Design exponent_multiplier, start of the top module:
module exponent_multiplier (
    i_clk, i_rst_n,
    i_load, i_start, i_select,
    i_A, i_B,
    o_done, led_select, o_P,
	seg_i_A_ten, seg_i_A_unit, 
	seg_i_B_ten, seg_i_B_unit, 
	seg_o_P_thousand, seg_o_P_hundred, seg_o_P_ten, seg_o_P_unit
);
For scale: roughly 100 I/O pins.
clock: 47.8 ns
lec_check: 0
cap_margin: 10
core_aspect_ratio: 1.45
core_margin: 2
core_utilization: 66
cts_cluster_size: 90
max_routing_layer: met4
min_routing_layer: met1
setup_slack_margin: 5.0
slew_margin: 20
tns_end_percent: 25
run.sh (not shown) runs the stock make flow with config.mk's settings and CLKGATE_MAP_FILE=.
The starting point produced a layout that fails on max-capacitance violations, max-slew violations.
Next try:
Settings changed: CELL_PAD_IN_SITES_GLOBAL_PLACEMENT set to 2, CORE_MARGIN 2 to 5, CORE_UTILIZATION 66 to 30, CTS_CLUSTER_DIAMETER set to 37, CTS_CLUSTER_SIZE 90 to not set, MAX_ROUTING_LAYER met4 to not set, PLACE_DENSITY set to 0.84.
Clock period 47.8 ns to 82.1 ns, I/O delays scaled along.
Effect: This time the run completed with no timing, DRC or antenna violations. Cell count climbs by a few percent. Via count drops by about a fifth. Synthesized area stays the same. Design area drops by about a fifth. Non-clock buffer count drops by 566. Critical path depth drops by 15.
Next try:
Settings changed: CAP_MARGIN 10 to 15, CELL_PAD_IN_SITES_GLOBAL_PLACEMENT 2 to 1, CORE_ASPECT_RATIO 1.45 to 1.12, CORE_UTILIZATION 30 to 65, CTS_CLUSTER_DIAMETER 37 to 224, GPL_TIMING_DRIVEN set to 0.
Effect:
- The changed run failed in 3_1_place_gp_skip_io on GPL-0301
- die area is lower by 53%
- synthesized area is unchanged
- synthesized cell count does not change
Next try:
Settings changed: CAP_MARGIN 15 to 10, CELL_PAD_IN_SITES_GLOBAL_PLACEMENT 1 to not set, CORE_ASPECT_RATIO 1.12 to 1.45, CORE_MARGIN 5 to 8, CORE_UTILIZATION 65 to 26, CTS_CLUSTER_DIAMETER 224 to 191, CTS_CLUSTER_SIZE set to 95, GPL_TIMING_DRIVEN 0 to not set, HOLD_SLACK_MARGIN set to 0.06, PLACE_DENSITY 0.84 to not set, SETUP_SLACK_MARGIN 5.0 to not set.
Now the flow finished clean.
Synthesized area stays the same.
Die size grows to 2.5 times its value.
Synthesized cell count stays the same.
Next try:
Settings changed: CAP_MARGIN 10 to 20, CORE_ASPECT_RATIO 1.45 to not set, CORE_MARGIN 8 to 2, CORE_UTILIZATION 26 to 58, CTS_CLUSTER_DIAMETER 191 to not set, CTS_CLUSTER_SIZE 95 to not set, HOLD_SLACK_MARGIN 0.06 to not set, MIN_ROUTING_LAYER met1 to not set, TNS_END_PERCENT 25 to not set.
Clock period 82.1 ns to 29.1 ns, I/O delays scaled along.
=> The new run finished but failed the layout checks on negative setup slack; non-clock buffer count came out higher by 2030; core utilization came out higher by 61 points; synthesized area is unchanged; cell area came out higher by well over a third; global-route usage came out higher by 28 points; final cell count came out higher by roughly a tenth; count of clock-buffer cells in the layout came out lower by 1; clock skew came out higher by 0.0048 ns; synthesized cell count is unchanged.
Next try:
Settings changed: CORE_UTILIZATION 58 to 40, GPL_ROUTABILITY_DRIVEN set to 0, GPL_TIMING_DRIVEN set to 0.
Clock period 29.1 ns to 50.0 ns, I/O delays scaled along.
What happened: Now the flow completed with no timing, DRC or antenna violations; setup slack gets better by 13 ns; final area shrinks by a quarter to a third; global-route usage shrinks by 18 points; clock-buffer cell count is unchanged; synthesized cell count does not change; register-to-register slack gets better by 22 ns; utilization shrinks by 45 points.

========
## before
The RTL this note starts from:
==> flow/design.v <==
module exponent_multiplier (
    i_clk, i_rst_n,
    i_load, i_start, i_select,
    i_A, i_B,
    o_done, led_select, o_P,
	seg_i_A_ten, seg_i_A_unit, 
	seg_i_B_ten, seg_i_B_unit, 
	seg_o_P_thousand, seg_o_P_hundred, seg_o_P_ten, seg_o_P_unit
);
    input wire i_clk, i_rst_n;
    input wire i_load, i_start, i_select;
    input [3:0] i_A, i_B;
    output reg o_done, led_select;
    output reg [29:0] o_P;
	output reg [6:0] seg_i_A_ten, seg_i_A_unit;
	output reg [6:0] seg_i_B_ten, seg_i_B_unit;
	output reg [6:0] seg_o_P_thousand, seg_o_P_hundred, seg_o_P_ten, seg_o_P_unit;
    parameter IDLE = 3'b000, LOAD = 3'b001, CALC = 3'b010, FINISH = 3'b011;
    reg [2:0] current_state;
    reg [3:0] reg_A, reg_B;
	reg [3:0] led_reg_A, led_reg_B;
    reg [19:0] reg_A_shift;
    reg [29:0] reg_P_exp;
    reg [7:0] reg_P_mul;
    reg [3:0] counter_exp;
    reg [2:0] index_bit_B;
    reg exp_done, mul_done;
    always @(posedge i_clk or negedge i_rst_n) begin
        if (!i_rst_n) begin
            reg_A <= 4'b0;
            reg_B <= 4'b0;
            reg_P_exp <= 30'b1;
            reg_P_mul <= 8'b0;
            reg_A_shift <= 20'b0;
			led_reg_A <= 4'b0;	
			led_reg_B <= 4'b0;	
            o_done <= 0;
			led_select <= 0;
            o_P <= 30'b0;
            counter_exp <= 4'b0;
            index_bit_B <= 3'b0;
            exp_done <= 0;
            mul_done <= 0;
            current_state <= IDLE;
        end
        else begin
            case (current_state)
                IDLE: begin
                    reg_A <= 4'b0;
                    reg_B <= 4'b0;
                    reg_P_exp <= 30'b1;
                    reg_P_mul <= 8'b0;
                    reg_A_shift <= 20'b0;
                    o_done <= 0;
					led_select <= 0;
                    o_P <= 30'b0;
                    counter_exp <= 4'b0;
                    index_bit_B <= 3'b0;
                    exp_done <= 0;
                    mul_done <= 0;
                    if (!i_load) begin 
                        reg_A <= i_A;
						led_reg_A <= i_A;
                        reg_B <= i_B;
						led_reg_B <= i_B;
                        reg_A_shift <= {16'b0, i_A};
                        current_state <= LOAD;
                    end                    
                end    
                LOAD: begin                    
                    current_state <= (!i_start) ? CALC : LOAD;
                end
                CALC: begin
                    if (i_start) begin
                        if (!exp_done) begin
                            if (counter_exp < reg_B) begin
                                reg_P_exp <= reg_P_exp * reg_A;
                                counter_exp <= counter_exp + 1;
                            end
                            else begin
                                exp_done <= 1;
                            end
                        end
                        if (!mul_done) begin
                            if (index_bit_B < 4) begin
                                if (reg_B[index_bit_B]) begin
                                    reg_P_mul <= reg_P_mul + reg_A_shift[7:0];
                                end
                                reg_A_shift <= reg_A_shift << 1;
                                index_bit_B <= index_bit_B + 1;
                            end
                            else begin
                                mul_done <= 1;
                            end
                        end
                        if (exp_done && mul_done) begin
                            current_state <= FINISH;
                        end
                    end
                end
                FINISH: begin
                    o_done <= 1;
                    led_select <= !i_select;
                    if (!i_select) begin
                        o_P <= reg_P_exp;
                    end
                    else if (i_select) begin
                        o_P <= {22'b0, reg_P_mul};
                    end
                    if (!i_start) begin
                        current_state <= IDLE;
                    end
                end
            endcase
        end
    end
	always @(*) begin                 
		case (led_reg_A % 10)
			4'd0: seg_i_A_unit = 7'b1000000;
			4'd1: seg_i_A_unit = 7'b1111001;
			4'd2: seg_i_A_unit = 7'b0100100;
			4'd3: seg_i_A_unit = 7'b0110000;
			4'd4: seg_i_A_unit = 7'b0011001;
			4'd5: seg_i_A_unit = 7'b0010010;
			4'd6: seg_i_A_unit = 7'b0000010;
			4'd7: seg_i_A_unit = 7'b1111000;
			4'd8: seg_i_A_unit = 7'b0000000;
			4'd9: seg_i_A_unit = 7'b0010000;
			default: seg_i_A_unit = 7'b1000000;
		endcase
		case (led_reg_A / 10)
			4'd0: seg_i_A_ten = 7'b1000000;
			4'd1: seg_i_A_ten = 7'b1111001;
			4'd2: seg_i_A_ten = 7'b0100100;
			4'd3: seg_i_A_ten = 7'b0110000;
			4'd4: seg_i_A_ten = 7'b0011001;
			4'd5: seg_i_A_ten = 7'b0010010;
			4'd6: seg_i_A_ten = 7'b0000010;
			4'd7: seg_i_A_ten = 7'b1111000;
			4'd8: seg_i_A_ten = 7'b0000000;
			4'd9: seg_i_A_ten = 7'b0010000;
			default: seg_i_A_ten = 7'b1000000;
		endcase
		case (led_reg_B % 10)
			4'd0: seg_i_B_unit = 7'b1000000;
			4'd1: seg_i_B_unit = 7'b1111001;
			4'd2: seg_i_B_unit = 7'b0100100;
			4'd3: seg_i_B_unit = 7'b0110000;
			4'd4: seg_i_B_unit = 7'b0011001;
			4'd5: seg_i_B_unit = 7'b0010010;
			4'd6: seg_i_B_unit = 7'b0000010;
			4'd7: seg_i_B_unit = 7'b1111000;
			4'd8: seg_i_B_unit = 7'b0000000;
			4'd9: seg_i_B_unit = 7'b0010000;
			default: seg_i_B_unit = 7'b1000000;
		endcase
		case (led_reg_B / 10)
			4'd0: seg_i_B_ten = 7'b1000000;
			4'd1: seg_i_B_ten = 7'b1111001;
			4'd2: seg_i_B_ten = 7'b0100100;
			4'd3: seg_i_B_ten = 7'b0110000;
			4'd4: seg_i_B_ten = 7'b0011001;
			4'd5: seg_i_B_ten = 7'b0010010;
			4'd6: seg_i_B_ten = 7'b0000010;
			4'd7: seg_i_B_ten = 7'b1111000;
			4'd8: seg_i_B_ten = 7'b0000000;
			4'd9: seg_i_B_ten = 7'b0010000;
			default: seg_i_B_ten = 7'b1000000;
		endcase
		case (o_P % 10)
			4'd0: seg_o_P_unit = 7'b1000000;
			4'd1: seg_o_P_unit = 7'b1111001;
			4'd2: seg_o_P_unit = 7'b0100100;
			4'd3: seg_o_P_unit = 7'b0110000;
			4'd4: seg_o_P_unit = 7'b0011001;
			4'd5: seg_o_P_unit = 7'b0010010;
			4'd6: seg_o_P_unit = 7'b0000010;
			4'd7: seg_o_P_unit = 7'b1111000;
			4'd8: seg_o_P_unit = 7'b0000000;
			4'd9: seg_o_P_unit = 7'b0010000;
			default: seg_o_P_unit = 7'b1000000;
		endcase
		case ((o_P / 10) % 10)
			4'd0: seg_o_P_ten = 7'b1000000;
			4'd1: seg_o_P_ten = 7'b1111001;
			4'd2: seg_o_P_ten = 7'b0100100;
			4'd3: seg_o_P_ten = 7'b0110000;
			4'd4: seg_o_P_ten = 7'b0011001;
			4'd5: seg_o_P_ten = 7'b0010010;
			4'd6: seg_o_P_ten = 7'b0000010;
			4'd7: seg_o_P_ten = 7'b1111000;
			4'd8: seg_o_P_ten = 7'b0000000;
			4'd9: seg_o_P_ten = 7'b0010000;
			default: seg_o_P_ten = 7'b1000000;
		endcase
		case ((o_P / 100) % 10)
			4'd0: seg_o_P_hundred = 7'b1000000;
			4'd1: seg_o_P_hundred = 7'b1111001;
			4'd2: seg_o_P_hundred = 7'b0100100;
			4'd3: seg_o_P_hundred = 7'b0110000;
			4'd4: seg_o_P_hundred = 7'b0011001;
			4'd5: seg_o_P_hundred = 7'b0010010;
			4'd6: seg_o_P_hundred = 7'b0000010;
			4'd7: seg_o_P_hundred = 7'b1111000;
			4'd8: seg_o_P_hundred = 7'b0000000;
			4'd9: seg_o_P_hundred = 7'b0010000;
			default: seg_o_P_hundred = 7'b1000000;
		endcase
		case ((o_P / 1000) % 10)
			4'd0: seg_o_P_thousand = 7'b1000000;
			4'd1: seg_o_P_thousand = 7'b1111001;
			4'd2: seg_o_P_thousand = 7'b0100100;
			4'd3: seg_o_P_thousand = 7'b0110000;
			4'd4: seg_o_P_thousand = 7'b0011001;
			4'd5: seg_o_P_thousand = 7'b0010010;
			4'd6: seg_o_P_thousand = 7'b0000010;
			4'd7: seg_o_P_thousand = 7'b1111000;
			4'd8: seg_o_P_thousand = 7'b0000000;
			4'd9: seg_o_P_thousand = 7'b0010000;
			default: seg_o_P_thousand = 7'b1000000;		
		endcase
    end
endmodule
clock: 50.0 ns
lec_check: 0
cap_margin: 20
cell_pad_in_sites_detail_placement: 1
cell_pad_in_sites_global_placement: 3
core_aspect_ratio: 0.66
core_margin: 3
core_utilization: 50
cts_cluster_diameter: 219
cts_cluster_size: 32
gpl_routability_driven: 0
gpl_timing_driven: 0
place_density: 0.69
slew_margin: 20
What ended before was a tool error in global placement without I/O (3_1_place_gp_skip_io); the run never finished.
Input-level comparison between after and before:
Settings: PLACE_DENSITY: 0.69 -> unset; GPL_ROUTABILITY_DRIVEN: 0 -> 1; CORE_UTILIZATION: 50 -> 62; CORE_MARGIN: 3 -> 2.
Findings:
- FAIL before @ global placement without I/O (3_1_place_gp_skip_io): tool exited with error
- Seen in the log of after: GPL-0301 during global placement without I/O (3_1_place_gp_skip_io), after which the run never completed.
- Total cells reported by yosys after synthesis: before vs after identical
- after vs. before: synthesized cell area held, initial cell density of the core went up 12 points, sequential cell area fraction in the yosys report held, die area went down 20%.
